`design/flow/config.mk`:
```
export PLATFORM = sky130hd
export DESIGN_NAME = my_fifo
export DESIGN_NICKNAME = my_fifo
export VERILOG_FILES = /design/flow/design.v
export SDC_FILE = /design/flow/constraint.sdc
export NUM_CORES = 4
export LEC_CHECK = 0
export ABC_AREA = 1
export CAP_MARGIN = 40
export CORE_MARGIN = 2
export CORE_UTILIZATION = 72
export CTS_CLUSTER_DIAMETER = 365
export CTS_CLUSTER_SIZE = 14
export HOLD_SLACK_MARGIN = 0.29
export PLACE_DENSITY_LB_ADDON = 0.18
export SETUP_SLACK_MARGIN = -0.16
export SLEW_MARGIN = 20
```
`design/flow/run.sh`:
```
#!/bin/bash
# the make line also repeats each setting of config.mk as NAME=value (left out here)
make -C /OpenROAD-flow-scripts/flow DESIGN_CONFIG=/design/flow/config.mk WORK_HOME=/design/flow/orfs CLKGATE_MAP_FILE= finish
```
`design/flow/constraint.sdc`:
```
create_clock -name core_clock -period 2.47 [get_ports {clk}]
set_input_delay 0.4940 -clock core_clock [delete_from_list [all_inputs] [get_ports {clk}]]
set_output_delay 0.4940 -clock core_clock [all_outputs]
set_load 0.01 [all_outputs]
```
`design/flow/design.v`:
```
module my_fifo #(
                   parameter DATA_W           = 128      ,         
                   parameter DEPTH            = 16     ,         
                   parameter UPP_TH           = 4      ,         
                   parameter LOW_TH           = 2                
                )
                (
                   input                   clk         ,         
                   input                   rstn        ,         
                   input                   i_wren      ,         
                   input  [DATA_W - 1 : 0] i_wrdata    ,         
                   output                  o_alm_full  ,         
                   output                  o_full      ,         
                   input                   i_rden      ,         
                   output [DATA_W - 1 : 0] o_rddata    ,         
                   output                  o_alm_empty ,         
                   output                  o_empty               
                );
logic [DATA_W - 1        : 0] data_rg [DEPTH] ;         
logic [$clog2(DEPTH) - 1 : 0] wrptr_rg        ;         
logic [$clog2(DEPTH) - 1 : 0] rdptr_rg        ;         
logic [$clog2(DEPTH)     : 0] dcount_rg       ;         
logic                         wren_s          ;         
logic                         rden_s          ;         
logic                         full_s          ;         
logic                         empty_s         ;         
always @ (posedge clk) begin
   if (!rstn) begin      
      for (int i = 0; i < DEPTH; i++) begin
         data_rg[i] <= '0 ;
      end
      wrptr_rg  <= 0              ;
      rdptr_rg  <= 0              ;      
      dcount_rg <= 0              ;
   end
   else begin   
      if (wren_s) begin                          
         data_rg [wrptr_rg] <= i_wrdata ;         
         if (wrptr_rg == DEPTH - 1) begin
            wrptr_rg <= 0               ;         
         end
         else begin
            wrptr_rg <= wrptr_rg + 1    ;         
         end
      end
      if (rden_s) begin         
         if (rdptr_rg == DEPTH - 1) begin
            rdptr_rg <= 0               ;         
         end
         else begin
            rdptr_rg <= rdptr_rg + 1    ;         
         end
      end
      if (wren_s && !rden_s) begin                
         dcount_rg <= dcount_rg + 1 ;
      end                    
      else if (!wren_s && rden_s) begin           
         dcount_rg <= dcount_rg - 1 ;         
      end
   end
end
assign full_s      = (dcount_rg == DEPTH) ? 1'b1 : 0                ; 
assign empty_s     = (dcount_rg == 0    ) ? 1'b1 : 0                ;
assign wren_s      = i_wren & !full_s                               ;  
assign rden_s      = i_rden & !empty_s                              ;
assign o_full      = full_s                          ;
assign o_empty     = empty_s                                        ;
assign o_alm_full  = ((dcount_rg > UPP_TH) ? 1'b1 : 0)              ;
assign o_alm_empty = (dcount_rg < LOW_TH) ? 1'b1 : 0                ;  
assign o_rddata    = data_rg [rdptr_rg]                             ;   
endmodule
```
==> results.toml, run 1 <==
# physical design summary
[placement]
gp_congestion = 0.8771
dp.final_hpwl_um = 165100
port_buffers = 263
place_ws_ns = -0.2059

[power]
total_power_uw = 96570
pwr-share-clk = 0.251
ir_drop_v = 0.0009033
pwr-share-seq = 0.423
total_leakage_power_uw = 0.04698
powerComb_uw = 31500
maxPowerGroup = "registers"
switchingPower_uw = 31970
internal_power_uw = 64600
swShare = 0.3311
pg_seq_uw = 40800
p_clk_uw = 24300
p_per_area_nw_per_um2 = 869.2
power_frac_comb = 0.326

[synth]
ys_sh_mux = 0
topCombFamilyByArea = "simple AND/OR/NAND/NOR gates"
ys.flops = 2065
edf_count = 2048
postSynthSeqShare = 0.6540
ys.flop_type = "edfxtp_1"
ys_chip_area_um2 = 94550
ys_sh_aoi = 0.008284
most_common_cell = "nand2_1"
yosys-top-cells-count = "nand2_1, nor2_1, edfxtp_1"
fp_nets = 9969
ys_async_sr_fraction = 0
fa_ha_area_frac = 0.001403
xor_share = 0.0003705
synth.avg_cell_area_um2 = 9.622
top_area_frac = 0.6504
synth_area_um2 = 94550
top_cells_by_area = "edfxtp_1, nand2_1, nor2_1, nand3_1, inv_1"
ys_sh_simple = 0.2728
yosys-stat-cells = 9827
syn_inst = 9827
synth_top_cell_by_area = "edfxtp_1"
synth.distinct_cells = 28
yosys_warnings = 1

[sta]
rsz0062_at_grt = "true"
setup_viol = 132
slew_viol_final = 0
min_period_over_period = 1.454
skew_ns = 0.04108
fin_ws_ns = -1.122
clock.fmax_ghz = 0.2784
min_period_ns = 3.592
hold_viol = 0
relSlewSlack = 0.5075
tightest_slew_ns = 0.7380

[clock_tree]
htreeDepth = 4
numCtsBuffers = 165
cts_tree = "built"
clkTransAtPathRegs_ns = 0.07
clock_sinks = 2065
cts_root_buf = "clkbuf_16"
insertion_delay_ns = 0.86
ctsLongestPathBuffers = 3

[setup_path]
crit_path_top_delay_cell = "o211ai_1"
endpoint = "o_rddata[60]"
rr_worst_depth = 10
cp.arrival_ns = 3.10
cp_max_fo = 7
start_kind = "register"
worst_path_most_repeated_cell = "buf_12"
crit_path_cell_trace = "buf_12 > buf_12 > buf_12 > clkbuf_16 > buf_12 > o211ai_1 > nand3_1 > nand3_1 > nand2_2 > buf_6"
path_buffers = 6
r2r-end = "data_rg[6][101]"
crit_path_end_kind = "output pin"
rr_startpoint = "dcount_rg[0]"
crit_type = "reg -> out"
slowest_delay_ns = 0.40
path_delay_family = "buffers and inverters"
cp.depth = 10
worstPathRequired_ns = 1.98
timing.reg2reg.setup_slack_ns = 0.19

[floorplanning]
die_width_um = 366.4
fp_util = 0.7274
rows = 132
chipArea_um2 = 134200
core_um2 = 130000
io_pins = 264
die_h_um = 366.4

[global_route]
antenna_found_initial = 1
grt_pass1_vias = 77467
grt.overflow.total = 0
grt_start_max_net_pins = 73
grtUsageTotal = 0.4448
grt_first_pass_wirelength_um = 449500

[finish]
areaGrowthSynthToFinish_pct = 17.49
nFillCells = 5905
fin_nets = 10282
post-route-util = 0.8547

[routing]
met3_length_um = 57270
route.vias.total = 80409
top_layer = "met4"
dr.pass1.iters = 10
drt_iter0_drc = 15311
drt-total-wl_um = 320400
via_per_inst = 6.751
ant_nets = 0
wl_met1_um = 94410
wl_met2_um = 140500
drc_errors = 0
wl_per_cell_um = 26.90

[run_status]
outcome = "complete, but fails checks"
check-failures = "negative setup slack"

[worst_hold_path]
hold_path.startpoint = "i_rden"
hp-class = "in -> reg"
whs_path_depth = 4

[flow_run]
log.warning_count = 33
max-cap-violations = 0
repair_timing:
action,CTS,global route
cloned,34,46
gates resized,352,538
setup endpoints to repair,131,131
endpoints found under the hold margin,15,0
setup buffers,35,57
pin swaps,30,156
hold buffers,1,0
final cells by class:
cell class,instances,area (µm²),share of cell area
sequential,2065,61850,0.5568
multi-input combinational,6560,28210,0.2539
timing repair buffer,924,12830,0.1155
clock buffer,189,4304,0.03874
tap,1742,2180,0.01962
inverter,422,1629,0.01466
clock inverter,4,50.05,0.0004505
timing repair inverter,2,36.28,0.0003266
antenna,2,5.005,0.00004505
per-stage QoR:
| step | hold WS [ns] | TNS (ns) | cell area [µm²] | cells |
|---|---|---|---|---|
| floorplan | 0.4713 | -847.17 | 94630 | 9827 |
| global placement | 0.4856 | -45.76 | 102400 | 11549 |
| detailed placement | 0.4981 | -96.97 | 102400 | 11549 |
| CTS | 0.4009 | -103.45 | 108700 | 11812 |
| global route | 0.4435 | -92.79 | 111100 | 11909 |
| finish | 0.4168 | -88.48 | 111100 | 11910 |
layer usage:
layer	up-vias	global-route usage
li1	32634	-
met1	36683	0.5619
met2	8740	0.6882
met3	2352	0.1150
met4	0	0.2904
met5	-	0
==> run 2: changes to the inputs <==
- ABC_AREA: 1 -> default
- CELL_PAD_IN_SITES_DETAIL_PLACEMENT: default -> 1
- CORE_ASPECT_RATIO: default -> 0.53
- CORE_UTILIZATION: 72 -> 45
- CTS_CLUSTER_DIAMETER: 365 -> default
- CTS_CLUSTER_SIZE: 14 -> default
- HOLD_SLACK_MARGIN: 0.29 -> default
- PLACE_DENSITY_LB_ADDON: 0.18 -> 0.04
- SETUP_SLACK_MARGIN: -0.16 -> default
- clock period: 2.47 -> 4.49 ns (I/O delays scaled with it)
==> results.toml, run 2 <==
# physical design summary
[finish]
areaGrowthSynthToFinish_pct = 13.52
nFillCells = 18496
fin_nets = 5920
flop_area_um2 = 61850
comb_area_um2 = 27840
final_cells = 8628
design_area_um2 = 104400

[power]
ir_drop_v = 0.0003116
p_clk_uw = 16400
p_per_area_nw_per_um2 = 454.1
powerComb_uw = 8630
total_leakage_power_uw = 0.03699
pg_seq_uw = 22400
internal_power_uw = 35010
switchingPower_uw = 12400
pwr-share-seq = 0.473
power_frac_comb = 0.182
swShare = 0.2616
pwr-share-clk = 0.345
maxPowerGroup = "registers"

[setup_path]
cp.depth = 6
crit_path_top_delay_cell = "dfxtp_4"
start_kind = "register"
worstPathRequired_ns = 3.59
worst_path_most_repeated_cell = "buf_12"
slowest_delay_ns = 0.62
timing.reg2reg.setup_slack_ns = 1.13
cp_max_fo = 42
crit_path_cell_trace = "buf_12 > buf_12 > mux4_2 > a22oi_1 > nand2_1 > clkdlybuf4s50_1"
cp.arrival_ns = 3.47
path_buffers = 3
path_delay_family = "buffers and inverters"
crit_path_end_kind = "output pin"
crit_type = "reg -> out"
r2r-end = "dcount_rg[4]"
rr_startpoint = "dcount_rg[0]"
endpoint = "o_rddata[7]"
rr_worst_depth = 10

[floorplanning]
core_um2 = 202500
io_pins = 264
die_width_um = 625.0
die_h_um = 333.1
fp_util = 0.4541
rows = 120
chipArea_um2 = 208200

[synth]
fa_ha_area_frac = 0.001442
postSynthSeqShare = 0.6724
ys_chip_area_um2 = 91970
fp_nets = 5819
ys_async_sr_fraction = 0
top_cells_by_area = "edfxtp_1, and2_1, mux4_2, a22oi_1, clkbuf_1"
synth_area_um2 = 91970
yosys-top-cells-count = "and2_1, edfxtp_1, mux4_2"
synth.avg_cell_area_um2 = 16.20
edf_count = 2048
synth.distinct_cells = 40
ys_sh_mux = 0.1257
yosys_warnings = 1
ys_sh_simple = 0.1502
topCombFamilyByArea = "simple AND/OR/NAND/NOR gates"
most_common_cell = "and2_1"
ys.flop_type = "edfxtp_1"
synth_top_cell_by_area = "edfxtp_1"
ys_sh_aoi = 0.02185
top_area_frac = 0.6687
xor_share = 0.0003809
syn_inst = 5677
yosys-stat-cells = 5677
ys.flops = 2065

[clock_tree]
ctsLongestPathBuffers = 4
clock_sinks = 2065
insertion_delay_ns = 0.86
numCtsBuffers = 199
htreeDepth = 4
cts_root_buf = "clkbuf_16"
clkTransAtPathRegs_ns = 0.06
cts_tree = "built"

[routing]
via_per_inst = 5.980
wl_per_cell_um = 33.99
route.vias.total = 51594
drc_errors = 0
drt-total-wl_um = 293300
ant_nets = 0
dr.pass1.iters = 5
drt_iter0_drc = 6879

[sta]
tns_ns = 0
setup_viol = 0
fin_ws_ns = 0.1256
skew_ns = 0.03902
tightest_slew_ns = 1.062
clock.fmax_ghz = 0.2291
slew_viol_final = 0
rsz0062_at_grt = "false"
holdWs_ns = 0.5517
hold_viol = 0
relSlewSlack = 0.2918
min_period_over_period = 0.9720
min_period_ns = 4.364

[placement]
dp.final_hpwl_um = 146800
gp_congestion = 0.7473
place_ws_ns = 0.7499
port_buffers = 263
dp.cells = 8257
placed_area_um2 = 98300

[run_status]
outcome = "no timing/DRC/antenna violations"

[worst_hold_path]
hold_path.startpoint = "wrptr_rg[1]"
hp-class = "reg -> reg"
holdPathEnd = "wrptr_rg[3]"
whs_path_depth = 2

[flow_run]
max-cap-violations = 0
log.warning_count = 64

[global_route]
antenna_found_initial = 36
grt_first_pass_wirelength_um = 417300
grtUsageTotal = 0.2838
grt_pass1_vias = 53063
grt_start_max_net_pins = 129
grt.overflow.total = 0
-- run 2: final cells by class --
class | count | area share
sequential | 2065 | 0.5925
antenna | 18 | 0.0004315
timing repair buffer | 432 | 0.05065
tap | 2684 | 0.03217
multi-input combinational | 3071 | 0.2667
clock buffer | 263 | 0.05122
inverter | 9 | 0.0003236
clock inverter | 86 | 0.006053
-- run 2: repair_timing --
action | 4_1_cts | 5_1_grt
setup buffers | 4 | 0
endpoints found under the setup margin | 51 | 1
hold buffers | 0 | 0
gates resized | 3 | 1
-- run 2: metal layers --
metal | GRT usage | vias to the layer above | part of all wire
met5 | 0 | - | 0.000089
met1 | 0.4202 | 27747 | 0.43
met4 | 0.06393 | 4 | 0.021
li1 | - | 21197 | -
met2 | 0.4440 | 2284 | 0.47
met3 | 0.04420 | 362 | 0.080
-- run 2: through the flow --
stage | utilization | power [µW]
floorplan | - | 27820
global placement | 0.4852 | 31430
detailed placement | 0.4853 | 31520
CTS | 0.5152 | 47800
global route | 0.5153 | 48980
finish | 0.5154 | 47410
==> run 3: changes to the inputs <==
- ABC_AREA: default -> 1
- CAP_MARGIN: 40 -> 0
- CELL_PAD_IN_SITES_DETAIL_PLACEMENT: 1 -> default
- CORE_ASPECT_RATIO: 0.53 -> 0.7
- CORE_UTILIZATION: 45 -> 72
- CTS_CLUSTER_DIAMETER: default -> 93
- CTS_CLUSTER_SIZE: default -> 10
- PLACE_DENSITY: default -> 0.42
- PLACE_DENSITY_LB_ADDON: 0.04 -> default
- SETUP_SLACK_MARGIN: default -> 0.48
- clock period: 4.49 -> 2.47 ns (I/O delays scaled with it)
==> results.toml, run 3 <==
# physical design summary
[power]
powerComb_uw = 33300
swShare = 0.3255
maxPowerGroup = "registers"
pwr-share-seq = 0.395
total_leakage_power_uw = 0.04884
switchingPower_uw = 33770
internal_power_uw = 69970
p_per_area_nw_per_um2 = 898.1
pg_seq_uw = 40900
p_clk_uw = 29500
ir_drop_v = 0.001019
power_frac_comb = 0.321
pwr-share-clk = 0.284

[finish]
fin_nets = 10466
design_area_um2 = 115500
areaGrowthSynthToFinish_pct = 22.16
post-route-util = 0.8848
final_cells = 12118
nFillCells = 5796

[setup_path]
start_kind = "register"
slowest_delay_ns = 0.51
path_buffers = 8
endpoint = "o_rddata[87]"
path_delay_family = "buffers and inverters"
crit_path_end_kind = "output pin"
worst_path_most_repeated_cell = "buf_12"
crit_path_cell_trace = "buf_12 > buf_12 > buf_16 > buf_12 > buf_16 > buf_6 > buf_8 > nand2_2 > o211ai_1 > nand3_2 > nand3_2 > nand2_2 > buf_6"
rr_worst_depth = 11
cp.depth = 13
worstPathRequired_ns = 1.98
rr_startpoint = "dcount_rg[0]"
r2r-end = "data_rg[0][53]"
cp.arrival_ns = 3.07
cp_max_fo = 7
timing.reg2reg.setup_slack_ns = 0.04
crit_path_top_delay_cell = "dfxtp_4"
crit_type = "reg -> out"

[routing]
via_per_inst = 6.629
ant_nets = 0
dr.pass1.iters = 14
route.vias.total = 80332
drc_errors = 0
drt_iter0_drc = 14970
drt-total-wl_um = 332000
wl_per_cell_um = 27.40

[synth]
yosys-top-cells-count = "nand2_1, nor2_1, edfxtp_1"
fp_nets = 9969
synth_top_cell_by_area = "edfxtp_1"
ys_sh_aoi = 0.008284
postSynthSeqShare = 0.6540
ys_sh_simple = 0.2728
ys_sh_mux = 0
yosys-stat-cells = 9827
top_area_frac = 0.6504
ys.flops = 2065
fa_ha_area_frac = 0.001403
xor_share = 0.0003705
synth_area_um2 = 94550
ys_async_sr_fraction = 0
ys.flop_type = "edfxtp_1"
synth.avg_cell_area_um2 = 9.622
syn_inst = 9827
ys_chip_area_um2 = 94550
topCombFamilyByArea = "simple AND/OR/NAND/NOR gates"
edf_count = 2048
most_common_cell = "nand2_1"
synth.distinct_cells = 28
top_cells_by_area = "edfxtp_1, nand2_1, nor2_1, nand3_1, inv_1"
yosys_warnings = 1

[sta]
relSlewSlack = 0.4693
fin_ws_ns = -1.093
hold_viol = 0
rsz0062_at_grt = "true"
skew_ns = 0.03316
clock.fmax_ghz = 0.2806
min_period_ns = 3.563
tightest_slew_ns = 0.7961
min_period_over_period = 1.443
setup_viol = 128
tns_ns = -108.46
slew_viol_final = 0

[global_route]
grt.overflow.total = 0
grt_start_max_net_pins = 55
antenna_found_initial = 2
grt_pass1_vias = 74804
grtUsageTotal = 0.4518
grt_first_pass_wirelength_um = 452000

[placement]
gp_congestion = 0.8936
port_buffers = 263
dp.cells = 11607
dp.final_hpwl_um = 170400
placed_area_um2 = 102700
place_ws_ns = -0.2369

[flow_run]
log.warning_count = 35
max-cap-violations = 0

[run_status]
check-failures = "negative setup slack"
outcome = "complete, but fails checks"

[floorplanning]
chipArea_um2 = 134300
die_h_um = 307.2
die_width_um = 437.1
rows = 111
core_um2 = 130600
fp_util = 0.7243
io_pins = 264

[clock_tree]
clkTransAtPathRegs_ns = 0.06
insertion_delay_ns = 0.88
numCtsBuffers = 224
ctsLongestPathBuffers = 3
cts_tree = "built"
cts_root_buf = "clkbuf_16"
htreeDepth = 4
clock_sinks = 2065

[worst_hold_path]
whs_path_depth = 3
hp-class = "in -> reg"
hold_path.startpoint = "i_rden"
run 3: what timing repair did:
item / CTS / global route
endpoints found under the hold margin: 1 / 0
setup endpoints to repair: 3222 / 3823
hold buffers: 1 / 0
resized: 502 / 888
cloned: 25 / 66
buffers inserted: 41 / 109
pin swaps: 69 / 356
run 3: stage by stage:
step	hold slack, ns	power (µW)
floorplan	0.4713	55210
global route	0.4917	106000
detailed placement	0.5096	66690
finish	0.4243	103700
global placement	0.4929	66160
CTS	0.3399	97060
run 3: area by class of cell:
cell class / count / area, µm² / area share
Clock inverter: 6 / 66.31 / 0.0005741
Multi-Input combinational cell: 6560 / 29540 / 0.2557
Sequential cell: 2065 / 61870 / 0.5356
Tap cell: 1751 / 2191 / 0.01897
Timing Repair Buffer: 1051 / 14350 / 0.1242
Clock buffer: 260 / 5847 / 0.05062
Antenna cell: 3 / 7.507 / 0.00006499
Inverter: 422 / 1642 / 0.01421
run 3: metal layers:
| metal | vias to the layer above | part of all wire | GRT usage |
|---|---|---|---|
| li1 | 33045 | - | - |
| met1 | 37000 | 0.31 | 0.6006 |
| met2 | 8292 | 0.44 | 0.6958 |
| met3 | 1995 | 0.17 | 0.1106 |
| met4 | 0 | 0.076 | 0.2450 |
| met5 | - | 0 | 0 |
==> run 4: changes to the inputs <==
- CAP_MARGIN: 0 -> 20
- CORE_ASPECT_RATIO: 0.7 -> default
- CTS_CLUSTER_DIAMETER: 93 -> 235
- PLACE_DENSITY: 0.42 -> 0.41
- SETUP_SLACK_MARGIN: 0.48 -> default
- clock period: 2.47 -> 2.48 ns (I/O delays scaled with it)
==> results.toml, run 4 <==
# physical design summary
[clock_tree]
insertion_delay_ns = 0.87
htreeDepth = 4
clkTransAtPathRegs_ns = 0.06
cts_tree = "built"
clock_sinks = 2065
ctsLongestPathBuffers = 3
cts_root_buf = "clkbuf_16"
numCtsBuffers = 224

[setup_path]
rr_startpoint = "dcount_rg[1]"
crit_path_end_kind = "output pin"
crit_path_cell_trace = "buf_6 > clkinv_8 > buf_12 > clkbuf_16 > buf_6 > o21ai_1 > nand3_1 > nand3_1 > nand2_2 > dlymetal6s2s_1"
rr_worst_depth = 10
timing.reg2reg.setup_slack_ns = 0.07
crit_path_top_delay_cell = "dfxtp_4"
crit_type = "reg -> out"
r2r-end = "data_rg[8][117]"
cp.depth = 10
cp.arrival_ns = 2.84
path_buffers = 6
slowest_delay_ns = 0.41
worstPathRequired_ns = 1.98
endpoint = "o_rddata[90]"
path_delay_family = "buffers and inverters"
start_kind = "register"
cp_max_fo = 10

[finish]
areaGrowthSynthToFinish_pct = 20.80
design_area_um2 = 114200
fin_nets = 10408
nFillCells = 5920
post-route-util = 0.8788

[routing]
ant_nets = 0
drc_errors = 0
wl_per_cell_um = 27.60
top_layer = "met5"
met3_length_um = 56810
drt-total-wl_um = 332600
via_per_inst = 6.708
dr.pass1.iters = 10
drt_iter0_drc = 15292
route.vias.total = 80835
wl_met1_um = 98910
wl_met2_um = 148200

[synth]
ys.flops = 2065
ys_async_sr_fraction = 0
fp_nets = 9969
ys_sh_mux = 0
ys.flop_type = "edfxtp_1"
postSynthSeqShare = 0.6540
ys_chip_area_um2 = 94550
most_common_cell = "nand2_1"
edf_count = 2048
synth.avg_cell_area_um2 = 9.622
top_cells_by_area = "edfxtp_1, nand2_1, nor2_1, nand3_1, inv_1"
topCombFamilyByArea = "simple AND/OR/NAND/NOR gates"
ys_sh_simple = 0.2728
yosys-stat-cells = 9827
ys_sh_aoi = 0.008284
xor_share = 0.0003705
synth.distinct_cells = 28
synth_area_um2 = 94550
fa_ha_area_frac = 0.001403
syn_inst = 9827
yosys_warnings = 1
yosys-top-cells-count = "nand2_1, nor2_1, edfxtp_1"
synth_top_cell_by_area = "edfxtp_1"
top_area_frac = 0.6504

[placement]
placed_area_um2 = 102600
dp.final_hpwl_um = 167800
port_buffers = 263
place_ws_ns = -0.1898
gp_congestion = 0.8872

[floorplanning]
die_h_um = 366.4
fp_util = 0.7274
rows = 132
chipArea_um2 = 134200
io_pins = 264
die_width_um = 366.4
core_um2 = 130000

[sta]
min_period_ns = 3.334
slew_viol_final = 0
skew_ns = 0.03110
setup_viol = 132
hold_viol = 0
fin_ws_ns = -0.8544
tightest_slew_ns = 0.7647
relSlewSlack = 0.4897
clock.fmax_ghz = 0.2999
min_period_over_period = 1.344
rsz0062_at_grt = "true"

[flow_run]
max-cap-violations = 0
log.warning_count = 35

[power]
powerComb_uw = 32700
p_per_area_nw_per_um2 = 899.1
swShare = 0.3251
pwr-share-clk = 0.285
pg_seq_uw = 40700
switchingPower_uw = 33380
p_clk_uw = 29300
power_frac_comb = 0.319
internal_power_uw = 69310
pwr-share-seq = 0.397
maxPowerGroup = "registers"
total_power_uw = 102700
ir_drop_v = 0.0009255
total_leakage_power_uw = 0.04850

[worst_hold_path]
hold_path.startpoint = "rstn"
hp-class = "in -> reg"
holdPathEnd = "wrptr_rg[2]"
whs_path_depth = 3

[global_route]
grt_pass1_vias = 75736
grt_start_max_net_pins = 72
antenna_found_initial = 4
grt.overflow.total = 0
grt_first_pass_wirelength_um = 449900
grtUsageTotal = 0.4451

[run_status]
outcome = "complete, but fails checks"
check-failures = "negative setup slack"
## run 4: metal layers
layer  track usage  up-vias
li1              -    32920
met1        0.5736    37050
met2        0.6957     8544
met3        0.1099     2315
met4        0.2580        6
met5             0        -
## run 4: metrics by stage
| stage | hold WS [ns] | TNS [ns] | instances |
|---|---|---|---|
| after floorplan | 0.4713 | -210.56 | 9827 |
| after global placement | 0.4855 | -100.60 | 11544 |
| after detailed placement | 0.4873 | -155.75 | 11544 |
| after CTS | 0.05878 | -108.55 | 11851 |
| after global routing | 0.1141 | -90.42 | 12048 |
| final | 0.07272 | -85.78 | 12050 |
## run 4: timing repair
item                                    4_1_cts  5_1_grt
gates resized                               275      733
hold buffers                                  0        0
gates cloned                                 13       99
endpoints found under the setup margin      132      134
buffers inserted                             29      105
pin swaps                                    19      210
## run 4: area by class of cell
| class | count | area [µm²] | area share |
|---|---|---|---|
| antenna | 2 | 5.005 | 0.00004382 |
| clock buffer | 261 | 5851 | 0.05122 |
| clock inverter | 5 | 71.32 | 0.0006244 |
| inverter | 422 | 1647 | 0.01442 |
| multi-input combinational | 6560 | 28660 | 0.2509 |
| sequential | 2065 | 61850 | 0.5415 |
| tap | 1742 | 2180 | 0.01908 |
| timing repair buffer | 992 | 13940 | 0.1220 |
| timing repair inverter | 1 | 16.27 | 0.0001424 |
==> run 5: changes to the inputs <==
- ABC_AREA: 1 -> default
- CORE_UTILIZATION: 72 -> 35
- CTS_CLUSTER_DIAMETER: 235 -> default
- CTS_CLUSTER_SIZE: 10 -> default
- PLACE_DENSITY: 0.41 -> 0.6
- clock period: 2.48 -> 5.33 ns (I/O delays scaled with it)
==> results.toml, run 5 <==
# physical design summary
[synth]
synth_top_cell_by_area = "edfxtp_1"
ys_chip_area_um2 = 91970
top_area_frac = 0.6687
yosys_warnings = 1
most_common_cell = "and2_1"
fp_nets = 5819
fa_ha_area_frac = 0.001442
topCombFamilyByArea = "simple AND/OR/NAND/NOR gates"
top_cells_by_area = "edfxtp_1, and2_1, mux4_2, a22oi_1, clkbuf_1"
synth_area_um2 = 91970
ys_sh_simple = 0.1502
synth.distinct_cells = 40
edf_count = 2048
xor_share = 0.0003809
ys.flop_type = "edfxtp_1"
yosys-stat-cells = 5677
postSynthSeqShare = 0.6724
ys_async_sr_fraction = 0
synth.avg_cell_area_um2 = 16.20
syn_inst = 5677
yosys-top-cells-count = "and2_1, edfxtp_1, mux4_2"
ys.flops = 2065
ys_sh_aoi = 0.02185
ys_sh_mux = 0.1257

[setup_path]
start_kind = "register"
path_delay_family = "simple AND/OR/NAND/NOR gates"
cp.arrival_ns = 3.88
endpoint = "o_rddata[25]"
r2r-end = "data_rg[15][19]"
timing.reg2reg.setup_slack_ns = 2.12
path_buffers = 1
crit_path_top_delay_cell = "nand2b_1"
crit_type = "reg -> out"
cp_max_fo = 35
crit_path_cell_trace = "nand2b_1 > o22ai_1 > nor2_1 > clkdlybuf4s50_1"
crit_path_end_kind = "output pin"
cp.depth = 4
worstPathRequired_ns = 4.26
rr_worst_depth = 6
slowest_delay_ns = 0.75
rr_startpoint = "dcount_rg[1]"

[finish]
nFillCells = 23515
areaGrowthSynthToFinish_pct = 14.58
fin_nets = 5900
final_cells = 9462

[power]
maxPowerGroup = "registers"
switchingPower_uw = 10430
internal_power_uw = 29840
p_per_area_nw_per_um2 = 382.1
total_leakage_power_uw = 0.03698
pwr-share-seq = 0.469
swShare = 0.2591
pwr-share-clk = 0.355
ir_drop_v = 0.0003067
p_clk_uw = 14300
pg_seq_uw = 18900
powerComb_uw = 7070
power_frac_comb = 0.176

[clock_tree]
htreeDepth = 4
ctsLongestPathBuffers = 3
cts_resized = 0
clkTransAtPathRegs_ns = 0.06
hold_buffers = 0
cts_tree = "built"
post_cts_buffers = 0
clock_sinks = 2065
cts_root_buf = "clkbuf_16"
numCtsBuffers = 210
insertion_delay_ns = 0.85

[sta]
tns_ns = 0
relSlewSlack = 0.3263
clock.fmax_ghz = 0.2020
hold_viol = 0
tightest_slew_ns = 1.008
slew_viol_final = 0
rsz0062_at_grt = "false"
setup_viol = 0
fin_ws_ns = 0.3792
skew_ns = 0.04186
min_period_over_period = 0.9289
min_period_ns = 4.951

[global_route]
antenna_found_initial = 60
grt.overflow.total = 0
grt_start_max_net_pins = 129
grtUsageTotal = 0.2023
grt_pass1_vias = 52185
grt_first_pass_wirelength_um = 383600

[placement]
dp.cells = 9061
port_buffers = 263
place_ws_ns = 1.243
dp.final_hpwl_um = 135600
gp_congestion = 0.7346

[routing]
route.vias.total = 50597
ant_nets = 0
drc_errors = 0
via_per_inst = 5.347
dr.pass1.iters = 5
wl_per_cell_um = 28.66
drt_iter0_drc = 6560
drt-total-wl_um = 271200

[worst_hold_path]
hold_path.startpoint = "wrptr_rg[1]"
hp-class = "reg -> reg"
whs_path_depth = 2
holdPathEnd = "wrptr_rg[3]"

[flow_run]
max-cap-violations = 0
log.warning_count = 82

[floorplanning]
core_um2 = 261800
die_h_um = 516.6
die_width_um = 516.6
fp_util = 0.3513
rows = 188
chipArea_um2 = 266900
io_pins = 264

[run_status]
outcome = "no timing/DRC/antenna violations"
## run 5: layout make-up
| type | count | area (µm²) | area share |
|---|---|---|---|
| tap | 3515 | 4398 | 0.04174 |
| clock buffer | 260 | 5485 | 0.05206 |
| clock inverter | 126 | 1071 | 0.01016 |
| inverter | 9 | 33.78 | 0.0003206 |
| timing repair buffer | 401 | 4664 | 0.04427 |
| antenna | 15 | 37.54 | 0.0003562 |
| multi-input combinational | 3071 | 27830 | 0.2641 |
| sequential | 2065 | 61850 | 0.5870 |
## run 5: stage by stage
step                total power [µW]  area (µm²)  utilization  hold WS [ns]
global route                   41670      105400       0.4024        0.5616
detailed placement             26420       98780       0.3773        0.5130
CTS                            40620      105300       0.4023        0.5134
finish                         40270      105400       0.4025        0.5169
floorplan                      23430       91990            -        0.4723
global placement               26350       98780       0.3773        0.5056
## run 5: metal layers
layer | vias up | global-route usage | share of wire | routed length [µm]
met4 | 30 | 0.05230 | 0.024 | 6477
li1 | 21209 | - | - | -
met3 | 406 | 0.04733 | 0.097 | 26240
met2 | 2341 | 0.3259 | 0.48 | 129100
met1 | 26611 | 0.2750 | 0.40 | 109200
met5 | - | 0 | 0.00069 | 187
==> run 6: changes to the inputs <==
- CELL_PAD_IN_SITES_DETAIL_PLACEMENT: default -> 0
- CORE_ASPECT_RATIO: default -> 1.04
- CORE_UTILIZATION: 35 -> 72
- CTS_CLUSTER_SIZE: default -> 21
- GPL_ROUTABILITY_DRIVEN: default -> 1
- PLACE_DENSITY: 0.6 -> default
- PLACE_DENSITY_LB_ADDON: default -> 0.02
- SETUP_SLACK_MARGIN: default -> -0.03
- SLEW_MARGIN: 20 -> 25
- clock period: 5.33 -> 2.47 ns (I/O delays scaled with it)
==> results.toml, run 6 <==
# physical design summary
[run_status]
outcome = "complete, but fails checks"
check-failures = "negative setup slack"

[power]
pg_seq_uw = 40900
pwr-share-seq = 0.430
p_clk_uw = 30000
switchingPower_uw = 26670
power_frac_comb = 0.255
total_leakage_power_uw = 0.04244
swShare = 0.2800
internal_power_uw = 68580
pwr-share-clk = 0.315
p_per_area_nw_per_um2 = 826.5
powerComb_uw = 24300
ir_drop_v = 0.001041
maxPowerGroup = "registers"
total_power_uw = 95240

[setup_path]
cp.arrival_ns = 3.19
rr_worst_depth = 11
rr_startpoint = "dcount_rg[0]"
crit_path_cell_trace = "buf_12 > buf_16 > buf_16 > buf_16 > buf_12 > mux4_2 > a22oi_2 > nand2_1 > buf_2"
crit_path_end_kind = "output pin"
path_delay_family = "buffers and inverters"
endpoint = "o_rddata[47]"
r2r-end = "dcount_rg[4]"
timing.reg2reg.setup_slack_ns = -0.39
cp_max_fo = 5
slowest_delay_ns = 0.55
crit_type = "reg -> out"
crit_path_top_delay_cell = "mux4_2"
worstPathRequired_ns = 1.98
path_buffers = 6
worst_path_most_repeated_cell = "buf_16"
start_kind = "register"
cp.depth = 9

[global_route]
grt_start_max_net_pins = 68
grt_first_pass_wirelength_um = 417200
grtUsageTotal = 0.4516
antenna_found_initial = 54
grt.overflow.total = 0
grt_pass1_vias = 60948

[synth]
fa_ha_area_frac = 0.001442
ys_sh_mux = 0.1257
ys_chip_area_um2 = 91970
ys.flops = 2065
top_cells_by_area = "edfxtp_1, and2_1, mux4_2, a22oi_1, clkbuf_1"
postSynthSeqShare = 0.6724
edf_count = 2048
ys_sh_aoi = 0.02185
xor_share = 0.0003809
synth.distinct_cells = 40
top_area_frac = 0.6687
synth_area_um2 = 91970
synth.avg_cell_area_um2 = 16.20
topCombFamilyByArea = "simple AND/OR/NAND/NOR gates"
yosys-stat-cells = 5677
ys_async_sr_fraction = 0
ys_sh_simple = 0.1502
ys.flop_type = "edfxtp_1"
yosys_warnings = 1
yosys-top-cells-count = "and2_1, edfxtp_1, mux4_2"
syn_inst = 5677
synth_top_cell_by_area = "edfxtp_1"
most_common_cell = "and2_1"
fp_nets = 5819

[finish]
fin_nets = 6562
areaGrowthSynthToFinish_pct = 25.30
final_cells = 8326
design_area_um2 = 115200

[clock_tree]
numCtsBuffers = 198
cts_root_buf = "clkbuf_16"
insertion_delay_ns = 0.87
clock_sinks = 2065
hold_buffers = 0
ctsLongestPathBuffers = 3
htreeDepth = 4
cts_tree = "built"
clkTransAtPathRegs_ns = 0.07

[worst_hold_path]
hold_path.startpoint = "rstn"
holdPathEnd = "dcount_rg[4]"
whs_path_depth = 4
hp-class = "in -> reg"

[sta]
min_period_ns = 3.682
tightest_slew_ns = 0.8274
clock.fmax_ghz = 0.2716
tns_ns = -808.08
fin_ws_ns = -1.212
skew_ns = 0.04914
holdWs_ns = 0.3558
hold_viol = 0
rsz0062_at_grt = "true"
slew_viol_final = 0
min_period_over_period = 1.491
setup_viol = 4187
relSlewSlack = 0.4467

[floorplanning]
core_um2 = 126600
io_pins = 264
fp_util = 0.7262
chipArea_um2 = 130600
die_width_um = 354.5
rows = 133
die_h_um = 368.5

[routing]
wl_per_cell_um = 40.88
route.vias.total = 63473
drc_errors = 0
ant_nets = 0
drt-total-wl_um = 340400
drt_iter0_drc = 12321
via_per_inst = 7.623
dr.pass1.iters = 9

[placement]
dp.final_hpwl_um = 155800
placed_area_um2 = 102200
dp.cells = 7624
gp_congestion = 0.8466
port_buffers = 263

[flow_run]
max-cap-violations = 0
log.warning_count = 35
## run 6: layout make-up
class	instances	area, µm²
multi-input combinational	3071	29870
clock inverter	92	635.6
antenna	61	152.6
tap	1687	2111
inverter	9	41.29
timing repair buffer	1075	15140
fill	3767	11400
sequential	2065	61860
clock buffer	266	5430
## run 6: stage by stage
step | util | setup WS (ns)
after global routing | 0.9091 | -1.179
after global placement | 0.8067 | -0.4720
after detailed placement | 0.8067 | -0.4660
after CTS | 0.8884 | -1.084
final | 0.9100 | -1.212
after floorplan | - | -0.2967
## run 6: timing repair
action                      CTS  global route
resized                    1066           328
buffers inserted            148            90
setup endpoints to repair   669          3408
pin swaps                   208           155
gates cloned                 36            62
## run 6: layer usage
layer,track usage,wire length [µm],vias up
met1,0.5677,95250,30439
met3,0.1104,56120,2451
li1,-,-,22608
met5,0,176,-
met2,0.7238,153100,7947
met4,0.2678,35730,28
==> run 7: changes to the inputs <==
- CELL_PAD_IN_SITES_DETAIL_PLACEMENT: 0 -> default
- CORE_ASPECT_RATIO: 1.04 -> default
- CORE_UTILIZATION: 72 -> 64
- CTS_CLUSTER_SIZE: 21 -> default
- GPL_ROUTABILITY_DRIVEN: 1 -> default
- PLACE_DENSITY_LB_ADDON: 0.02 -> default
- SETUP_SLACK_MARGIN: -0.03 -> default
- SLEW_MARGIN: 25 -> 20
- clock period: 2.47 -> 3.04 ns (I/O delays scaled with it)
==> results.toml, run 7 <==
# physical design summary
[synth]
yosys_warnings = 1
top_cells_by_area = "edfxtp_1, and2_1, mux4_2, a22oi_1, clkbuf_1"
fp_nets = 5819
top_area_frac = 0.6687
synth_area_um2 = 91970
ys_async_sr_fraction = 0
edf_count = 2048
xor_share = 0.0003809
ys_sh_mux = 0.1257
yosys-top-cells-count = "and2_1, edfxtp_1, mux4_2"
synth.avg_cell_area_um2 = 16.20
ys_sh_simple = 0.1502
synth_top_cell_by_area = "edfxtp_1"
ys.flops = 2065
syn_inst = 5677
ys_sh_aoi = 0.02185
most_common_cell = "and2_1"
topCombFamilyByArea = "simple AND/OR/NAND/NOR gates"
ys.flop_type = "edfxtp_1"
synth.distinct_cells = 40
fa_ha_area_frac = 0.001442
postSynthSeqShare = 0.6724
yosys-stat-cells = 5677
ys_chip_area_um2 = 91970

[routing]
drc_errors = 0
wl_per_cell_um = 32.25
dr.pass1.iters = 6
via_per_inst = 6.531
drt_iter0_drc = 7223
ant_nets = 0
drt-total-wl_um = 266000
route.vias.total = 53862

[finish]
areaGrowthSynthToFinish_pct = 19.98
fin_nets = 6313
design_area_um2 = 110300

[worst_hold_path]
hold_path.startpoint = "rstn"
holdPathEnd = "wrptr_rg[3]"
whs_path_depth = 3
hp-class = "in -> reg"

[setup_path]
cp_max_fo = 7
path_buffers = 6
slowest_delay_ns = 0.52
r2r-end = "dcount_rg[4]"
path_delay_family = "buffers and inverters"
worst_path_most_repeated_cell = "buf_12"
crit_type = "reg -> out"
start_kind = "register"
timing.reg2reg.setup_slack_ns = 0.29
crit_path_cell_trace = "buf_12 > buf_12 > buf_16 > buf_12 > buf_16 > mux4_2 > a22oi_2 > nand2_1 > buf_2"
endpoint = "o_rddata[52]"
cp.arrival_ns = 2.95
worstPathRequired_ns = 2.43
crit_path_top_delay_cell = "mux4_2"
rr_startpoint = "dcount_rg[2]"
crit_path_end_kind = "output pin"
rr_worst_depth = 9
cp.depth = 9

[power]
pg_seq_uw = 33000
ir_drop_v = 0.0005769
maxPowerGroup = "registers"
total_leakage_power_uw = 0.04021
switchingPower_uw = 19220
pwr-share-seq = 0.446
p_per_area_nw_per_um2 = 671.8
swShare = 0.2592
power_frac_comb = 0.230
powerComb_uw = 17000
pwr-share-clk = 0.325
p_clk_uw = 24100
internal_power_uw = 54910

[sta]
hold_viol = 0
min_period_ns = 3.562
clock.fmax_ghz = 0.2807
slew_viol_final = 0
rsz0062_at_grt = "true"
setup_viol = 128
relSlewSlack = 0.3406
min_period_over_period = 1.172
skew_ns = 0.02142
holdWs_ns = 0.1407
fin_ws_ns = -0.5222
tightest_slew_ns = 0.9891

[placement]
gp_congestion = 0.8049
placed_area_um2 = 99510
place_ws_ns = -0.03961
port_buffers = 263
dp.final_hpwl_um = 141300

[clock_tree]
clock_sinks = 2065
htreeDepth = 4
clkTransAtPathRegs_ns = 0.06
insertion_delay_ns = 0.85
cts_root_buf = "clkbuf_16"
numCtsBuffers = 207
cts_tree = "built"
ctsLongestPathBuffers = 3

[floorplanning]
chipArea_um2 = 146700
die_h_um = 383.1
core_um2 = 143100
fp_util = 0.6425
rows = 139
die_width_um = 383.1
io_pins = 264

[global_route]
grt_start_max_net_pins = 129
grt_pass1_vias = 54718
antenna_found_initial = 29
grt_first_pass_wirelength_um = 383200
grtUsageTotal = 0.3686
grt.overflow.total = 0

[flow_run]
max-cap-violations = 0
log.warning_count = 39

[run_status]
outcome = "complete, but fails checks"
check-failures = "negative setup slack"
## run 7: layout make-up
| cell class | count | area, µm² |
|---|---|---|
| Antenna cell | 7 | 17.52 |
| Tap cell | 1903 | 2381 |
| Timing Repair Buffer | 817 | 10480 |
| Sequential cell | 2065 | 61850 |
| Inverter | 9 | 33.78 |
| Clock inverter | 102 | 737.0 |
| Multi-Input combinational cell | 3071 | 29320 |
| Clock buffer | 273 | 5523 |
| Fill cell | 8107 | 32790 |
## run 7: layer usage
metal  wire [µm]  vias to the layer above  GRT usage
met5         183                        -          0
met4        8503                       30     0.1103
met3       30060                      584    0.07117
met2      127400                     3311     0.5804
met1       99770                    27910     0.5321
li1            -                    22027          -
## run 7: metrics by stage
| step | TNS (ns) | instances | power, µW | util |
|---|---|---|---|---|
| after detailed placement | -0.1179 | 7645 | 46740 | 0.6952 |
| after CTS | -55.66 | 8173 | 73200 | 0.7618 |
| final | -49.02 | 8247 | 74130 | 0.7709 |
| after floorplan | -698.56 | 5677 | 41010 | - |
| after global placement | -0.1417 | 7645 | 46600 | 0.6952 |
| after global routing | -58.07 | 8242 | 76160 | 0.7708 |
## run 7: what timing repair did
item	CTS	global route
hold buffers	0	0
gates cloned	35	5
pin swaps	144	147
setup buffers	128	94
resized	826	244
endpoints found under the setup margin	130	128
endpoints found under the hold margin	0	0
==> run 8: changes to the inputs <==
- CAP_MARGIN: 20 -> 0
- CELL_PAD_IN_SITES_DETAIL_PLACEMENT: default -> 0
- CORE_ASPECT_RATIO: default -> 1.0
- CORE_UTILIZATION: 64 -> 72
- CTS_CLUSTER_SIZE: default -> 13
- GPL_ROUTABILITY_DRIVEN: default -> 1
- PLACE_DENSITY_LB_ADDON: default -> 0.3
- SETUP_SLACK_MARGIN: default -> 0.56
- clock period: 3.04 -> 2.05 ns (I/O delays scaled with it)
==> results.toml, run 8 <==
# flow metrics
[synth]
ys.flops = 2065
yosys-stat-cells = 5677
fa_ha_area_frac = 0.001442
topCombFamilyByArea = "simple AND/OR/NAND/NOR gates"
xor_share = 0.0003809
synth.distinct_cells = 40
ys.flop_type = "edfxtp_1"
synth_top_cell_by_area = "edfxtp_1"
yosys_warnings = 1
ys_chip_area_um2 = 91970
synth.avg_cell_area_um2 = 16.20
ys_sh_mux = 0.1257
top_area_frac = 0.6687
fp_nets = 5819
yosys-top-cells-count = "and2_1, edfxtp_1, mux4_2"
synth_area_um2 = 91970
ys_sh_simple = 0.1502
top_cells_by_area = "edfxtp_1, and2_1, mux4_2, a22oi_1, clkbuf_1"
ys_async_sr_fraction = 0
edf_count = 2048
postSynthSeqShare = 0.6724
syn_inst = 5677
most_common_cell = "and2_1"
ys_sh_aoi = 0.02185

[clock_tree]
cts_root_buf = "clkbuf_16"
clock_sinks = 2065
numCtsBuffers = 198
ctsLongestPathBuffers = 3
htreeDepth = 4
hold_buffers = 0

[floorplanning]
core_um2 = 127200
chipArea_um2 = 130600
fp_util = 0.7230
rows = 131
die_h_um = 361.4
io_pins = 264
die_width_um = 361.4

[placement]
placed_area_um2 = 103000
port_buffers = 263
dp.final_hpwl_um = 168700
dp.cells = 7672
gp_congestion = 0.8601

[run_status]
lastStage = "5_1_grt"
outcome = "stopped before the end"
## run 8: stage by stage
stage,power (µW),worst slack (ns)
after detailed placement,70310,-0.8288
after CTS,109800,-1.374
after floorplan,60830,-0.7167
after global placement,69590,-0.8049
## run 8: timing repair
| action | CTS |
|---|---|
| endpoints found under the setup margin | 4245 |
| cloned | 47 |
| pin swaps | 217 |
| buffers inserted | 149 |
| gates resized | 1105 |
==> run 9: changes to the inputs <==
- CAP_MARGIN: 0 -> 20
- CELL_PAD_IN_SITES_DETAIL_PLACEMENT: 0 -> default
- CORE_ASPECT_RATIO: 1.0 -> default
- CORE_UTILIZATION: 72 -> 69
- CTS_CLUSTER_SIZE: 13 -> default
- GPL_ROUTABILITY_DRIVEN: 1 -> default
- PLACE_DENSITY: default -> 0.38
- PLACE_DENSITY_LB_ADDON: 0.3 -> default
- SETUP_SLACK_MARGIN: 0.56 -> default
- TNS_END_PERCENT: default -> 10
- clock period: 2.05 -> 4.79 ns (I/O delays scaled with it)
==> results.toml, run 9 <==
# physical design summary
[clock_tree]
insertion_delay_ns = 0.82
htreeDepth = 4
cts_resized = 0
cts_root_buf = "clkbuf_16"
cts_tree = "built"
clock_sinks = 2065
numCtsBuffers = 203
post_cts_buffers = 0
clkTransAtPathRegs_ns = 0.06
ctsLongestPathBuffers = 3
hold_buffers = 0

[setup_path]
rr_worst_depth = 9
path_delay_family = "buffers and inverters"
worstPathRequired_ns = 3.83
slowest_delay_ns = 0.86
rr_startpoint = "dcount_rg[0]"
crit_path_cell_trace = "and2_4 > buf_4 > a22oi_1 > nand2_1 > clkdlybuf4s50_1"
crit_type = "reg -> out"
cp.arrival_ns = 3.72
timing.reg2reg.setup_slack_ns = 1.05
r2r-end = "dcount_rg[4]"
path_buffers = 2
endpoint = "o_rddata[19]"
cp.depth = 5
crit_path_top_delay_cell = "dfxtp_1"
crit_path_end_kind = "output pin"
cp_max_fo = 30
start_kind = "register"

[synth]
yosys-top-cells-count = "and2_1, edfxtp_1, mux4_2"
ys_sh_aoi = 0.02185
ys.flop_type = "edfxtp_1"
synth_top_cell_by_area = "edfxtp_1"
xor_share = 0.0003809
ys_async_sr_fraction = 0
yosys-stat-cells = 5677
syn_inst = 5677
yosys_warnings = 1
postSynthSeqShare = 0.6724
fa_ha_area_frac = 0.001442
most_common_cell = "and2_1"
fp_nets = 5819
synth.distinct_cells = 40
edf_count = 2048
synth.avg_cell_area_um2 = 16.20
ys_sh_mux = 0.1257
top_area_frac = 0.6687
ys_sh_simple = 0.1502
ys.flops = 2065
synth_area_um2 = 91970
topCombFamilyByArea = "simple AND/OR/NAND/NOR gates"
top_cells_by_area = "edfxtp_1, and2_1, mux4_2, a22oi_1, clkbuf_1"
ys_chip_area_um2 = 91970

[floorplanning]
io_pins = 264
fp_util = 0.6969
chipArea_um2 = 136200
core_um2 = 132000
die_h_um = 369.1
die_width_um = 369.1
rows = 133

[power]
ir_drop_v = 0.0003654
total_leakage_power_uw = 0.03670
pwr-share-clk = 0.346
switchingPower_uw = 10850
swShare = 0.2488
maxPowerGroup = "registers"
internal_power_uw = 32760
p_per_area_nw_per_um2 = 425.1
p_clk_uw = 15100
pwr-share-seq = 0.482
pg_seq_uw = 21000
powerComb_uw = 7500
power_frac_comb = 0.172

[sta]
slew_viol_final = 0
min_period_ns = 4.679
skew_ns = 0.01880
rsz0062_at_grt = "false"
clock.fmax_ghz = 0.2137
tightest_slew_ns = 1.060
relSlewSlack = 0.2907
min_period_over_period = 0.9767
hold_viol = 0
setup_viol = 0
holdWs_ns = 0.5366

[worst_hold_path]
holdPathEnd = "wrptr_rg[3]"
hold_path.startpoint = "wrptr_rg[1]"
whs_path_depth = 2
hp-class = "reg -> reg"

[placement]
dp.final_hpwl_um = 115000
gp_congestion = 0.7619
port_buffers = 263
placed_area_um2 = 96420

[finish]
design_area_um2 = 102600
fin_nets = 5882
areaGrowthSynthToFinish_pct = 11.58

[global_route]
grt.overflow.total = 0
grt_start_max_net_pins = 129
grt_pass1_vias = 52546
grtUsageTotal = 0.3657
grt_first_pass_wirelength_um = 354900
antenna_found_initial = 25

[flow_run]
log.warning_count = 84
max-cap-violations = 0

[routing]
wl_per_cell_um = 31.70
dr.pass1.iters = 8
ant_nets = 0
drt-total-wl_um = 243000
route.vias.total = 51254
drt_iter0_drc = 7316
via_per_inst = 6.688
drc_errors = 0

[run_status]
outcome = "no timing/DRC/antenna violations"
run 9: stage by stage:
step	setup TNS, ns	power [µW]	std cells	utilization	worst slack (ns)
after CTS	0	43710	7648	0.7772	0.07287
after global placement	0	28780	7290	0.7306	0.9911
after detailed placement	0	28880	7290	0.7306	0.9739
final	0	43620	7664	0.7776	0.1114
after floorplan	-1172.99	26100	5677	-	-0.6918
after global routing	0	44830	7658	0.7775	0.004549
run 9: layer usage:
layer / vias to the layer above / part of all wire / global-route usage / routed length (µm)
met4: 20 / 0.035 / 0.1303 / 8489
met5: - / 0.00057 / 0 / 138
met2: 3435 / 0.49 / 0.5964 / 120000
li1: 21119 / - / - / -
met3: 555 / 0.12 / 0.07223 / 28390
met1: 26125 / 0.35 / 0.5008 / 85940
run 9: final cells by class:
| cell class | count | area (µm²) |
|---|---|---|
| tap | 1755 | 2196 |
| timing repair buffer | 390 | 4511 |
| clock buffer | 269 | 5498 |
| clock inverter | 89 | 653.1 |
| inverter | 9 | 33.78 |
| antenna | 16 | 40.04 |
| fill | 7363 | 29350 |
| multi-input combinational | 3071 | 27830 |
| sequential | 2065 | 61850 |
==> run 10: changes to the inputs <==
- CORE_UTILIZATION: 69 -> 72
- CTS_CLUSTER_SIZE: default -> 14
- PLACE_DENSITY: 0.38 -> 0.65
- TNS_END_PERCENT: 10 -> default
- clock period: 4.79 -> 3.36 ns (I/O delays scaled with it)
==> results.toml, run 10 <==
# physical design summary
[setup_path]
crit_path_top_delay_cell = "mux4_2"
path_buffers = 5
path_delay_family = "buffers and inverters"
crit_path_end_kind = "output pin"
cp.arrival_ns = 2.92
start_kind = "register"
rr_startpoint = "dcount_rg[0]"
timing.reg2reg.setup_slack_ns = 0.37
worst_path_most_repeated_cell = "buf_16"
r2r-end = "dcount_rg[4]"
cp_max_fo = 7
crit_type = "reg -> out"
slowest_delay_ns = 0.52
cp.depth = 8
rr_worst_depth = 10
worstPathRequired_ns = 2.69
crit_path_cell_trace = "buf_12 > buf_16 > buf_16 > buf_8 > mux4_2 > a22oi_2 > nand2_2 > buf_6"
endpoint = "o_rddata[127]"

[clock_tree]
ctsLongestPathBuffers = 3
numCtsBuffers = 198
cts_root_buf = "clkbuf_16"
clock_sinks = 2065
hold_buffers = 0
htreeDepth = 4
cts_tree = "built"
insertion_delay_ns = 0.84
clkTransAtPathRegs_ns = 0.06

[worst_hold_path]
hp-class = "in -> reg"
whs_path_depth = 3
holdPathEnd = "wrptr_rg[3]"
hold_path.startpoint = "rstn"

[global_route]
antenna_found_initial = 33
grt_pass1_vias = 56051
grtUsageTotal = 0.4113
grt_first_pass_wirelength_um = 380300
grt.overflow.total = 0
grt_start_max_net_pins = 129

[synth]
top_cells_by_area = "edfxtp_1, and2_1, mux4_2, a22oi_1, clkbuf_1"
ys_async_sr_fraction = 0
xor_share = 0.0003809
yosys-top-cells-count = "and2_1, edfxtp_1, mux4_2"
synth_top_cell_by_area = "edfxtp_1"
synth.avg_cell_area_um2 = 16.20
ys_sh_mux = 0.1257
syn_inst = 5677
ys.flops = 2065
ys.flop_type = "edfxtp_1"
fa_ha_area_frac = 0.001442
edf_count = 2048
ys_sh_simple = 0.1502
fp_nets = 5819
yosys_warnings = 1
top_area_frac = 0.6687
topCombFamilyByArea = "simple AND/OR/NAND/NOR gates"
yosys-stat-cells = 5677
postSynthSeqShare = 0.6724
most_common_cell = "and2_1"
synth_area_um2 = 91970
ys_chip_area_um2 = 91970
synth.distinct_cells = 40
ys_sh_aoi = 0.02185

[routing]
via_per_inst = 6.875
drc_errors = 0
route.vias.total = 54210
drt-total-wl_um = 262600
ant_nets = 0
drt_iter0_drc = 8433
wl_per_cell_um = 33.31
dr.pass1.iters = 7

[power]
maxPowerGroup = "registers"
power_frac_comb = 0.229
switchingPower_uw = 17120
total_leakage_power_uw = 0.03932
ir_drop_v = 0.0007036
internal_power_uw = 48920
pg_seq_uw = 29900
p_per_area_nw_per_um2 = 609.3
pwr-share-seq = 0.453
pwr-share-clk = 0.318
swShare = 0.2593
powerComb_uw = 15100
p_clk_uw = 21000

[floorplanning]
chipArea_um2 = 130600
die_h_um = 361.4
die_width_um = 361.4
rows = 131
core_um2 = 127200
io_pins = 264
fp_util = 0.7230

[finish]
design_area_um2 = 108400
post-route-util = 0.8523
areaGrowthSynthToFinish_pct = 17.87
fin_nets = 6179
nFillCells = 5517

[sta]
clock.fmax_ghz = 0.2781
slew_viol_final = 0
tightest_slew_ns = 1.006
relSlewSlack = 0.3295
rsz0062_at_grt = "true"
hold_viol = 0
min_period_over_period = 1.070
min_period_ns = 3.596
tns_ns = -12.80
fin_ws_ns = -0.2361
setup_viol = 120
skew_ns = 0.02438

[placement]
port_buffers = 263
place_ws_ns = 0.1885
dp.final_hpwl_um = 126600
gp_congestion = 0.7962
placed_area_um2 = 97790

[run_status]
check-failures = "negative setup slack"
outcome = "complete, but fails checks"

[flow_run]
max-cap-violations = 0
log.warning_count = 53
## run 10: repair_timing
action	4_1_cts	5_1_grt
endpoints found under the setup margin	129	130
pin swaps	217	158
cloned	44	3
buffers inserted	157	41
resized	974	146
## run 10: per-layer routing
metal,GRT usage,vias to the layer above,wire [µm]
li1,-,21746,-
met4,0.1748,32,11440
met2,0.6416,4406,125500
met3,0.09741,757,37170
met5,0,-,205
met1,0.5690,27269,88280
## run 10: area by class of cell
| cell class | count | area (µm²) | area share |
|---|---|---|---|
| diodes | 19 | 47.55 | 0.0004386 |
| clock buffers | 254 | 5314 | 0.04902 |
| clock inverters | 113 | 678.2 | 0.006256 |
| inverters | 9 | 33.78 | 0.0003116 |
| multi-input cells | 3071 | 29310 | 0.2704 |
| flip-flops and latches | 2065 | 61850 | 0.5706 |
| well taps | 1662 | 2079 | 0.01918 |
| repair buffers | 692 | 9090 | 0.08385 |
## run 10: stage by stage
stage | cells | hold slack (ns) | total power [µW]
after floorplan | 5677 | 0.4723 | 37110
final | 7885 | 0.2154 | 66050
after global placement | 7295 | 0.5060 | 41590
after global routing | 7877 | 0.2039 | 67680
after detailed placement | 7295 | 0.5063 | 41770
after CTS | 7857 | 0.1633 | 65720
==> run 11: changes to the inputs <==
- CELL_PAD_IN_SITES_DETAIL_PLACEMENT: default -> 0
- CORE_ASPECT_RATIO: default -> 1.04
- CORE_UTILIZATION: 72 -> 71
- CTS_CLUSTER_SIZE: 14 -> 21
- GPL_ROUTABILITY_DRIVEN: default -> 1
- PLACE_DENSITY: 0.65 -> default
- SETUP_SLACK_MARGIN: default -> 0.28
- clock period: 3.36 -> 2.63 ns (I/O delays scaled with it)
==> results.toml, run 11 <==
# physical design summary
[synth]
ys_sh_simple = 0.1502
xor_share = 0.0003809
topCombFamilyByArea = "simple AND/OR/NAND/NOR gates"
synth.avg_cell_area_um2 = 16.20
ys_sh_mux = 0.1257
top_area_frac = 0.6687
fa_ha_area_frac = 0.001442
ys.flops = 2065
ys_async_sr_fraction = 0
synth_top_cell_by_area = "edfxtp_1"
ys_sh_aoi = 0.02185
yosys-top-cells-count = "and2_1, edfxtp_1, mux4_2"
synth_area_um2 = 91970
yosys-stat-cells = 5677
ys.flop_type = "edfxtp_1"
ys_chip_area_um2 = 91970
synth.distinct_cells = 40
top_cells_by_area = "edfxtp_1, and2_1, mux4_2, a22oi_1, clkbuf_1"
postSynthSeqShare = 0.6724
edf_count = 2048
syn_inst = 5677
fp_nets = 5819
most_common_cell = "and2_1"
yosys_warnings = 1

[flow_run]
max-cap-violations = 0
log.warning_count = 35

[placement]
place_ws_ns = -0.2821
gp_congestion = 0.8559
port_buffers = 263
placed_area_um2 = 102300
dp.final_hpwl_um = 156100

[worst_hold_path]
hp-class = "in -> reg"
whs_path_depth = 4
hold_path.startpoint = "rstn"
holdPathEnd = "dcount_rg[4]"

[clock_tree]
insertion_delay_ns = 0.84
cts_tree = "built"
numCtsBuffers = 197
cts_root_buf = "clkbuf_16"
clkTransAtPathRegs_ns = 0.06
clock_sinks = 2065
htreeDepth = 4
hold_buffers = 0
ctsLongestPathBuffers = 3

[routing]
drc_errors = 0
dr.pass1.iters = 6
wl_per_cell_um = 33.02
drt_iter0_drc = 8359
via_per_inst = 6.820
ant_nets = 0
drt-total-wl_um = 272600
route.vias.total = 56303

[global_route]
grtUsageMet3 = 0.08763
grt.overflow.total = 0
grt_first_pass_wirelength_um = 380700
met1_usage = 0.5416
grt_pass1_vias = 56595
grt_start_max_net_pins = 59
grtUsageTotal = 0.4060
antenna_found_initial = 26
top_usage_layer = "met2"
use_met2 = 0.6590

[sta]
hold_viol = 0
clock.fmax_ghz = 0.2757
tightest_slew_ns = 0.8064
fin_ws_ns = -0.9975
slew_viol_final = 0
skew_ns = 0.03161
relSlewSlack = 0.4607
min_period_ns = 3.628
rsz0062_at_grt = "true"
setup_viol = 132
min_period_over_period = 1.379

[power]
pwr-share-clk = 0.324
p_clk_uw = 27800
swShare = 0.2578
powerComb_uw = 19800
total_leakage_power_uw = 0.04161
pg_seq_uw = 38300
pwr-share-seq = 0.445
p_per_area_nw_per_um2 = 765.0
switchingPower_uw = 22150
ir_drop_v = 0.0007838
internal_power_uw = 63780
maxPowerGroup = "registers"
power_frac_comb = 0.231

[setup_path]
cp_max_fo = 7
crit_path_cell_trace = "buf_12 > buf_12 > buf_16 > buf_8 > buf_6 > buf_12 > mux4_2 > a22oi_2 > nand2_2 > buf_6"
path_delay_family = "buffers and inverters"
worst_path_most_repeated_cell = "buf_12"
cp.depth = 10
rr_startpoint = "dcount_rg[0]"
worstPathRequired_ns = 2.10
slowest_delay_ns = 0.55
crit_path_end_kind = "output pin"
timing.reg2reg.setup_slack_ns = -0.03
path_buffers = 7
r2r-end = "dcount_rg[4]"
start_kind = "register"
cp.arrival_ns = 3.10
crit_type = "reg -> out"
rr_worst_depth = 10
crit_path_top_delay_cell = "mux4_2"
endpoint = "o_rddata[118]"

[floorplanning]
io_pins = 264
chipArea_um2 = 132400
fp_util = 0.7161
die_width_um = 356.9
core_um2 = 128400
rows = 134
die_h_um = 371.0

[finish]
fin_nets = 6519
design_area_um2 = 112300
areaGrowthSynthToFinish_pct = 22.15

[run_status]
outcome = "complete, but fails checks"
check-failures = "negative setup slack"
-- run 11: per-layer routing --
| metal | vias to the layer above | part of all wire |
|---|---|---|
| li1 | 22462 | - |
| met1 | 28672 | 0.33 |
| met2 | 4349 | 0.50 |
| met3 | 800 | 0.12 |
| met4 | 20 | 0.044 |
| met5 | - | 0.00050 |
-- run 11: repair_timing --
action,CTS,global route
pin swaps,66,103
endpoints found under the setup margin,2100,3144
endpoints found under the hold margin,0,0
gates resized,408,391
cloned,10,9
setup buffers,73,138
-- run 11: final cells by class --
cell class                 instances  area (µm²)
inverter                           9       33.78
clock inverter                   106       905.9
sequential                      2065       61850
antenna                           19       47.55
clock buffer                     252        5294
multi-input combinational       3071       29090
tap                             1700        2127
fill                            5244       16090
timing repair buffer            1033       12980
-- run 11: stage by stage --
step | hold slack, ns | setup TNS [ns] | power, µW | std cells | utilization
floorplan | 0.4723 | -265.02 | 47410 | 5677 | -
global placement | 0.4914 | -74.63 | 54480 | 7648 | 0.7965
detailed placement | 0.5049 | -83.58 | 54820 | 7648 | 0.7965
CTS | 0.1984 | -109.38 | 83320 | 8089 | 0.8564
global route | 0.2402 | -102.82 | 87880 | 8248 | 0.8746
finish | 0.2524 | -95.72 | 85940 | 8255 | 0.8747
==> run 12: changes to the inputs <==
- CELL_PAD_IN_SITES_DETAIL_PLACEMENT: 0 -> default
- CORE_ASPECT_RATIO: 1.04 -> default
- CORE_UTILIZATION: 71 -> 68
- CTS_CLUSTER_SIZE: 21 -> 14
- GPL_ROUTABILITY_DRIVEN: 1 -> default
- PLACE_DENSITY: default -> 0.6
- SETUP_SLACK_MARGIN: 0.28 -> default
- clock period: 2.63 -> 2.47 ns (I/O delays scaled with it)
==> results.toml, run 12 <==
# physical design summary
[run_status]
outcome = "complete, but fails checks"
check-failures = "negative setup slack"

[power]
powerComb_uw = 21100
total_power_uw = 91780
power_frac_comb = 0.230
total_leakage_power_uw = 0.04219
internal_power_uw = 68130
pwr-share-seq = 0.444
swShare = 0.2577
pg_seq_uw = 40700
maxPowerGroup = "registers"
pwr-share-clk = 0.327
ir_drop_v = 0.0008969
p_per_area_nw_per_um2 = 810.5
p_clk_uw = 30000
switchingPower_uw = 23650

[placement]
gp_congestion = 0.8382
dp.final_hpwl_um = 161100
port_buffers = 263
place_ws_ns = -0.4228
dp.cells = 7772

[clock_tree]
clkTransAtPathRegs_ns = 0.06
cts_tree = "built"
htreeDepth = 4
numCtsBuffers = 203
clock_sinks = 2065
hold_buffers = 0
ctsLongestPathBuffers = 3
insertion_delay_ns = 0.82
cts_root_buf = "clkbuf_16"

[routing]
drc_errors = 0
drt_iter0_drc = 7991
ant_nets = 0
drt-total-wl_um = 270600
route.vias.total = 55854
wl_per_cell_um = 32.31
dr.pass1.iters = 6
via_per_inst = 6.671

[sta]
slew_viol_final = 0
rsz0062_at_grt = "true"
min_period_ns = 3.452
clock.fmax_ghz = 0.2896
hold_viol = 0
tightest_slew_ns = 0.7184
holdWs_ns = 0.2034
setup_viol = 322
min_period_over_period = 1.398
fin_ws_ns = -0.9825
skew_ns = 0.01747
relSlewSlack = 0.5196

[floorplanning]
die_h_um = 371.8
die_width_um = 371.8
rows = 134
fp_util = 0.6874
io_pins = 264
core_um2 = 133800
chipArea_um2 = 138200

[synth]
topCombFamilyByArea = "simple AND/OR/NAND/NOR gates"
synth.avg_cell_area_um2 = 16.20
ys.flop_type = "edfxtp_1"
ys_chip_area_um2 = 91970
top_area_frac = 0.6687
fa_ha_area_frac = 0.001442
syn_inst = 5677
ys_async_sr_fraction = 0
synth_area_um2 = 91970
ys_sh_mux = 0.1257
yosys-stat-cells = 5677
xor_share = 0.0003809
yosys-top-cells-count = "and2_1, edfxtp_1, mux4_2"
ys.flops = 2065
postSynthSeqShare = 0.6724
top_cells_by_area = "edfxtp_1, and2_1, mux4_2, a22oi_1, clkbuf_1"
edf_count = 2048
ys_sh_aoi = 0.02185
ys_sh_simple = 0.1502
most_common_cell = "and2_1"
synth.distinct_cells = 40
fp_nets = 5819
synth_top_cell_by_area = "edfxtp_1"
yosys_warnings = 1

[setup_path]
timing.reg2reg.setup_slack_ns = -0.16
path_delay_family = "buffers and inverters"
cp.arrival_ns = 2.96
crit_type = "reg -> out"
path_buffers = 7
r2r-end = "dcount_rg[2]"
rr_worst_depth = 13
slowest_delay_ns = 0.52
rr_startpoint = "dcount_rg[3]"
start_kind = "register"
cp_max_fo = 9
endpoint = "o_rddata[58]"
worstPathRequired_ns = 1.98
crit_path_top_delay_cell = "mux4_2"
crit_path_end_kind = "output pin"
crit_path_cell_trace = "buf_6 > buf_12 > buf_16 > buf_4 > buf_4 > buf_6 > mux4_2 > a22oi_2 > nand2_1 > buf_2"
cp.depth = 10

[worst_hold_path]
whs_path_depth = 4
hold_path.startpoint = "rstn"
holdPathEnd = "dcount_rg[4]"
hp-class = "in -> reg"

[global_route]
grtUsageTotal = 0.3838
grt.overflow.total = 0
antenna_found_initial = 21
grt_pass1_vias = 56105
grt_first_pass_wirelength_um = 376800
grt_start_max_net_pins = 63

[finish]
fin_nets = 6559
areaGrowthSynthToFinish_pct = 23.13
final_cells = 8373
nFillCells = 6058

[flow_run]
log.warning_count = 36
max-cap-violations = 0
==> run 12: layout make-up <==
cell class              count  area [µm²]  area share
well taps                1768        2212     0.01953
repair buffers           1067       13660      0.1206
clock inverters           110       818.3    0.007226
clock buffers             266        5508     0.04864
diodes                     17       42.54   0.0003757
multi-input cells        3071       29100      0.2570
inverters                   9       41.29   0.0003646
flip-flops and latches   2065       61850      0.5462
==> run 12: metal layers <==
metal  up-vias  track usage  part of all wire
met4        14       0.1338             0.038
li1      22587            -                 -
met1     28698       0.5314              0.35
met3       627      0.07404              0.12
met5         -            0           0.00032
met2      3928       0.6214              0.49
==> run 12: per-stage QoR <==
stage | setup TNS, ns | util | instance area [µm²]
floorplan | -591.67 | - | 92120
global placement | -118.51 | 0.7690 | 102900
detailed placement | -185.27 | 0.7690 | 102900
CTS | -142.80 | 0.8224 | 110000
global route | -123.14 | 0.8462 | 113200
finish | -112.21 | 0.8464 | 113200
==> run 12: what timing repair did <==
item                                    4_1_cts  5_1_grt
pin swaps                                    18      151
endpoints found under the setup margin      144      333
setup buffers                                23      153
gates resized                               214      557
gates cloned                                  9       31
No activity file was given, so power comes from the tool's default toggle rates.
